== lane 1 ==
==> flow/design.v (excerpt) <==
module miniRV (
    input   wire                clk,
    input   wire                rst,
    input   wire[31:0]      inst_i,
    input   wire[31:0]      mem_rdata_i,
    output  wire[13:0]   inst_addr_o,
    output  wire[15:0]          mem_addr_o,
    output  wire                mem_wen_o,
    output  wire[31:0]      mem_wdata_o,
    output          debug_wb_have_inst,    
    output [31:0]   debug_wb_pc,           
    output          debug_wb_ena,          
    output [4:0]    debug_wb_reg,          
    output [31:0]   debug_wb_value         
);
Size: roughly 9300 cells after synthesis, roughly 1400 flip-flops, ~200 I/O pins, roughly 78000 um2 of cells after synthesis.
Settings: LEC_CHECK=0, ABC_AREA=1, CAP_MARGIN=25, CELL_PAD_IN_SITES_DETAIL_PLACEMENT=2, CELL_PAD_IN_SITES_GLOBAL_PLACEMENT=2, CORE_ASPECT_RATIO=1.2, CORE_MARGIN=8, CORE_UTILIZATION=27, CTS_CLUSTER_DIAMETER=118, CTS_CLUSTER_SIZE=41, GPL_ROUTABILITY_DRIVEN=1, GPL_TIMING_DRIVEN=0, HOLD_SLACK_MARGIN=-0.03, MIN_ROUTING_LAYER=met2, SLEW_MARGIN=20, TNS_END_PERCENT=70; clock period 5.62 ns.
run.sh (not shown) runs the stock make flow with config.mk's settings and CLKGATE_MAP_FILE=.
Lane 1 did not run to completion, as it errored out during global routing.
For lane 2, these inputs were changed with respect to lane 1:
==> flow/config.mk <==
export PLATFORM = sky130hd
export DESIGN_NAME = miniRV
export DESIGN_NICKNAME = miniRV
export VERILOG_FILES = /design/flow/design.v
export SDC_FILE = /design/flow/constraint.sdc
export NUM_CORES = 4
export LEC_CHECK = 0
export CAP_MARGIN = 20
export CORE_MARGIN = 2
export CORE_UTILIZATION = 72
export PLACE_DENSITY = 0.66
export SLEW_MARGIN = 20
==> flow/constraint.sdc <==
create_clock -name core_clock -period 7.78 [get_ports {clk}]
set_input_delay 1.5560 -clock core_clock [delete_from_list [all_inputs] [get_ports {clk}]]
set_output_delay 1.5560 -clock core_clock [all_outputs]
set_load 0.01 [all_outputs]
## What came out
- Looking at post-synth area from yosys stat, lane 2 sits about 3.5% below lane 1.
- Lane 2 against lane 1; height of the die is down by more than a quarter.
- In the reports for lane 2 and lane 1, the smaller number of I/O port buffers belongs to lane 1.
- Flow for lane 2 halted at clock tree synthesis, error code DPL-0033.
- Delta (lane 2 minus lane 1): placed wire-length estimate went down; simple-gate area share of the yosys netlist went down; initial core utilization went up.
- Relative to lane 1, the die size of lane 2 is lower by 200000 um2.
- The synthesized area reported for lane 2 is smaller than that of lane 1 by 3.5%.
### lane 2 -> lane 3
diff --git a/flow/config.mk b/flow/config.mk
--- a/flow/config.mk
+++ b/flow/config.mk
@@ -10,0 +11 @@
+export CTS_CLUSTER_SIZE = 44
==> flow/constraint.sdc <==
create_clock -name core_clock -period 4.79 [get_ports {clk}]
set_input_delay 0.9580 -clock core_clock [delete_from_list [all_inputs] [get_ports {clk}]]
set_output_delay 0.9580 -clock core_clock [all_outputs]
set_load 0.01 [all_outputs]
Results
Lane 3 never completed, since it errored out during clock tree synthesis. Lane 2 is listed as incomplete: the tool reported an error in clock tree synthesis and the run ended there. Reported for lane 2 and lane 3, arithmetic-cell share of the synthesized area counting full adders, half adders and majority gates turned out identical to the last digit. Synthesis-stage register bit count: lane 3 vs lane 2, no meaningful difference. Instance area at placement, lane 2 and lane 3, higher one = lane 3.
### lane 3 -> lane 4
diff --git a/flow/config.mk b/flow/config.mk
--- a/flow/config.mk
+++ b/flow/config.mk
@@ -11 +11 @@
-export CTS_CLUSTER_SIZE = 44
+export CTS_CLUSTER_SIZE = 37
@@ -12,0 +13 @@
+export SETUP_SLACK_MARGIN = 1.72
==> flow/constraint.sdc <==
create_clock -name core_clock -period 6.69 [get_ports {clk}]
set_input_delay 1.3380 -clock core_clock [delete_from_list [all_inputs] [get_ports {clk}]]
set_output_delay 1.3380 -clock core_clock [all_outputs]
set_load 0.01 [all_outputs]
Findings:
- Compared to lane 3, lane 4 has placed standard-cell area 5.4% lower.
- Reported for lane 4 and lane 3, number of port buffers turned out identical to the last digit.
- Yosys stat cell total: lane 3 vs lane 4 — no meaningful difference
- Comparing lane 3 against lane 4, there is no change at all in fraction of synthesized area in multiplexers.
- Lane 4: GRT-0116 in global routing -> run aborted
- Post-synth area from yosys stat came out exactly the same in lane 4 and lane 3.
- Pre-CTS setup slack in lane 4 is 2.11 ns above lane 3.
- The placer congestion estimate in lane 4 sits 0.024 below the value recorded for lane 3.
[inputs] lane 5 vs lane 4
diff --git a/flow/config.mk b/flow/config.mk
--- a/flow/config.mk
+++ b/flow/config.mk
@@ -10,4 +10 @@
-export CORE_UTILIZATION = 72
-export CTS_CLUSTER_SIZE = 37
-export PLACE_DENSITY = 0.66
-export SETUP_SLACK_MARGIN = 1.72
+export CORE_UTILIZATION = 40
==> flow/constraint.sdc <==
create_clock -name core_clock -period 8.95 [get_ports {clk}]
set_input_delay 1.7900 -clock core_clock [delete_from_list [all_inputs] [get_ports {clk}]]
set_output_delay 1.7900 -clock core_clock [all_outputs]
set_load 0.01 [all_outputs]
Findings:
Lane 4 | ERROR | global routing
Every stage of the flow completed for lane 5, and the final layout passed the timing, design-rule and antenna checks.
From lane 4 to lane 5 the numbers moved as follows: area of the core region grew by about 80%.
Lower instance area after placement among lane 4 and lane 5: lane 5
As far as multiplexer share of the synthesized area goes, lane 5 and lane 4 are indistinguishable; the numbers are identical.

* * *

miniRV again, from the RTL that the note above started with.
Settings: LEC_CHECK=0, CAP_MARGIN=40, CORE_MARGIN=2, CORE_UTILIZATION=58, CTS_CLUSTER_SIZE=20, SETUP_SLACK_MARGIN=1.57, SLEW_MARGIN=5; clock period 6.02 ns.
The starting point completed and failed the layout checks on negative setup slack.
Next try:
- ABC_AREA: unset -> 1
- CAP_MARGIN: 40 -> 20
- CORE_UTILIZATION: 58 -> 57
- CTS_CLUSTER_SIZE: 20 -> unset
- SETUP_SLACK_MARGIN: 1.57 -> 0.51
- SLEW_MARGIN: 5 -> 20
- clock period: 6.02 -> 4.97 ns (I/O delays scaled with it)
Effect: The changed run ran to the end with violations: negative setup slack; routed wire length grows by about a fifth; via count grows by well over a third; utilization grows by 1.0 points; maximum frequency grows by a quarter to a third; sequential cell count does not change.
Next try:
- ABC_AREA: 1 -> unset
- CAP_MARGIN: 20 -> 0
- CORE_UTILIZATION: 57 -> 66
- CTS_CLUSTER_DIAMETER: unset -> 372
- CTS_CLUSTER_SIZE: unset -> 15
- SETUP_SLACK_MARGIN: 0.51 -> unset
- TNS_END_PERCENT: unset -> 5
What happened: This time the run died in 5_1_grt. Area after synthesis goes down by about 3.5%. Die size shrinks by about 16%. Synthesized cell count falls by 43%.
Next try:
- CAP_MARGIN: 0 -> 20
- CORE_UTILIZATION: 66 -> 40
- CTS_CLUSTER_DIAMETER: 372 -> unset
- CTS_CLUSTER_SIZE: 15 -> unset
- TNS_END_PERCENT: 5 -> unset
- clock period: 4.97 -> 9.5 ns (I/O delays scaled with it)
Result:
- Now the flow finished clean
- synthesized cell count stays the same
- area after synthesis stays the same
- die size went up by 64%

* * *

miniRV again, from the RTL that the note above started with.
## miniRV
module miniRV (
    input   wire                clk,
    input   wire                rst,
    input   wire[31:0]      inst_i,
    input   wire[31:0]      mem_rdata_i,
    output  wire[13:0]   inst_addr_o,
    output  wire[15:0]          mem_addr_o,
    output  wire                mem_wen_o,
    output  wire[31:0]      mem_wdata_o,
    output          debug_wb_have_inst,    
    output [31:0]   debug_wb_pc,           
    output          debug_wb_ena,          
    output [4:0]    debug_wb_reg,          
    output [31:0]   debug_wb_value         
);
==> flow/config.mk <==
export PLATFORM = sky130hd
export DESIGN_NAME = miniRV
export DESIGN_NICKNAME = miniRV
export VERILOG_FILES = /design/flow/design.v
export SDC_FILE = /design/flow/constraint.sdc
export NUM_CORES = 4
export LEC_CHECK = 0
export CAP_MARGIN = 20
export CORE_MARGIN = 2
export CORE_UTILIZATION = 66
export CTS_CLUSTER_DIAMETER = 345
export CTS_CLUSTER_SIZE = 17
export SETUP_SLACK_MARGIN = -0.38
export SLEW_MARGIN = 20
==> flow/constraint.sdc <==
create_clock -name core_clock -period 5.45 [get_ports {clk}]
set_input_delay 1.0900 -clock core_clock [delete_from_list [all_inputs] [get_ports {clk}]]
set_output_delay 1.0900 -clock core_clock [all_outputs]
set_load 0.01 [all_outputs]
The starting point never finished: it broke off in global routing (5_1_grt) (GRT-0116).
Next try:
- CORE_UTILIZATION: 66 -> 40
- CTS_CLUSTER_DIAMETER: 345 -> unset
- CTS_CLUSTER_SIZE: 17 -> unset
- SETUP_SLACK_MARGIN: -0.38 -> unset
- clock period: 5.45 -> 12.2 ns (I/O delays scaled with it)
What happened: This time the run passed the timing, design-rule and antenna checks; synthesized cell count does not change; synthesized area is unchanged; die area went up by 64%.

* * *

miniRV again, from the RTL that the note above started with.
export LEC_CHECK = 0
export ABC_AREA = 0
export CAP_MARGIN = 0
export CORE_MARGIN = 2
export CORE_UTILIZATION = 70
export CTS_CLUSTER_DIAMETER = 118
export CTS_CLUSTER_SIZE = 58
export GPL_ROUTABILITY_DRIVEN = 1
export GPL_TIMING_DRIVEN = 1
export PLACE_DENSITY = 0.65
export SETUP_SLACK_MARGIN = -0.47
export SLEW_MARGIN = 20
create_clock -name core_clock -period 6.87 [get_ports {clk}]
The first run ended with an error in 5_1_grt with ODB-0269.
Then changed:
==> flow/config.mk (replaced) <==
export PLATFORM = sky130hd
export DESIGN_NAME = miniRV
export DESIGN_NICKNAME = miniRV
export VERILOG_FILES = /design/flow/design.v
export SDC_FILE = /design/flow/constraint.sdc
export NUM_CORES = 4
export LEC_CHECK = 0
export CAP_MARGIN = 20
export CORE_MARGIN = 2
export CORE_UTILIZATION = 57
export SLEW_MARGIN = 20
==> flow/constraint.sdc (replaced) <==
create_clock -name core_clock -period 5.61 [get_ports {clk}]
set_input_delay 1.1220 -clock core_clock [delete_from_list [all_inputs] [get_ports {clk}]]
set_output_delay 1.1220 -clock core_clock [all_outputs]
set_load 0.01 [all_outputs]
Result:
- The new run reached the layout checks and failed them: setup timing
- die area increases by about a fifth
- synthesized area is unchanged
- synthesized cell count stays the same
Then changed:
==> flow/constraint.sdc (replaced) <==
create_clock -name core_clock -period 7.28 [get_ports {clk}]
set_input_delay 1.4560 -clock core_clock [delete_from_list [all_inputs] [get_ports {clk}]]
set_output_delay 1.4560 -clock core_clock [all_outputs]
set_load 0.01 [all_outputs]
Result: The new run finished with setup timing left. Core utilization drops by 4.9 points. Hold slack stays flat. Total power drops by a quarter to a third. Sequential power drops by about a fifth. Critical path depth climbs by 10. Non-clock buffer count drops by 831. Synthesized cell count is unchanged. Sequential share of layout area climbs by 3.2 points. Clock skew barely changes. Global-route usage drops by 6.5 points. Fmax drops by a few percent.
Then changed:
--- a/flow/config.mk
+++ b/flow/config.mk
@@ -8,4 +8,6 @@
 export CAP_MARGIN = 20
 export CORE_MARGIN = 2
-export CORE_UTILIZATION = 57
+export CORE_UTILIZATION = 72
+export CTS_CLUSTER_SIZE = 44
+export SETUP_SLACK_MARGIN = 0.21
 export SLEW_MARGIN = 20
==> flow/constraint.sdc (replaced) <==
create_clock -name core_clock -period 6.18 [get_ports {clk}]
set_input_delay 1.2360 -clock core_clock [delete_from_list [all_inputs] [get_ports {clk}]]
set_output_delay 1.2360 -clock core_clock [all_outputs]
set_load 0.01 [all_outputs]
Outcome:
- The new run aborted during 5_1_grt, error GRT-0116
- area after synthesis does not change
- die area shrinks by 21%
- synthesized cell count stays the same
Then changed:
--- a/flow/config.mk
+++ b/flow/config.mk
@@ -8,6 +8,4 @@
 export CAP_MARGIN = 20
 export CORE_MARGIN = 2
-export CORE_UTILIZATION = 72
-export CTS_CLUSTER_SIZE = 44
-export SETUP_SLACK_MARGIN = 0.21
+export CORE_UTILIZATION = 36
 export SLEW_MARGIN = 20
==> flow/constraint.sdc (replaced) <==
create_clock -name core_clock -period 8.95 [get_ports {clk}]
set_input_delay 1.7900 -clock core_clock [delete_from_list [all_inputs] [get_ports {clk}]]
set_output_delay 1.7900 -clock core_clock [all_outputs]
set_load 0.01 [all_outputs]
Outcome:
- The changed run finished clean
- synthesized cell count is unchanged
- die area rose by 99%
- synthesized area is unchanged
No activity file was given, so power comes from the tool's default toggle rates.
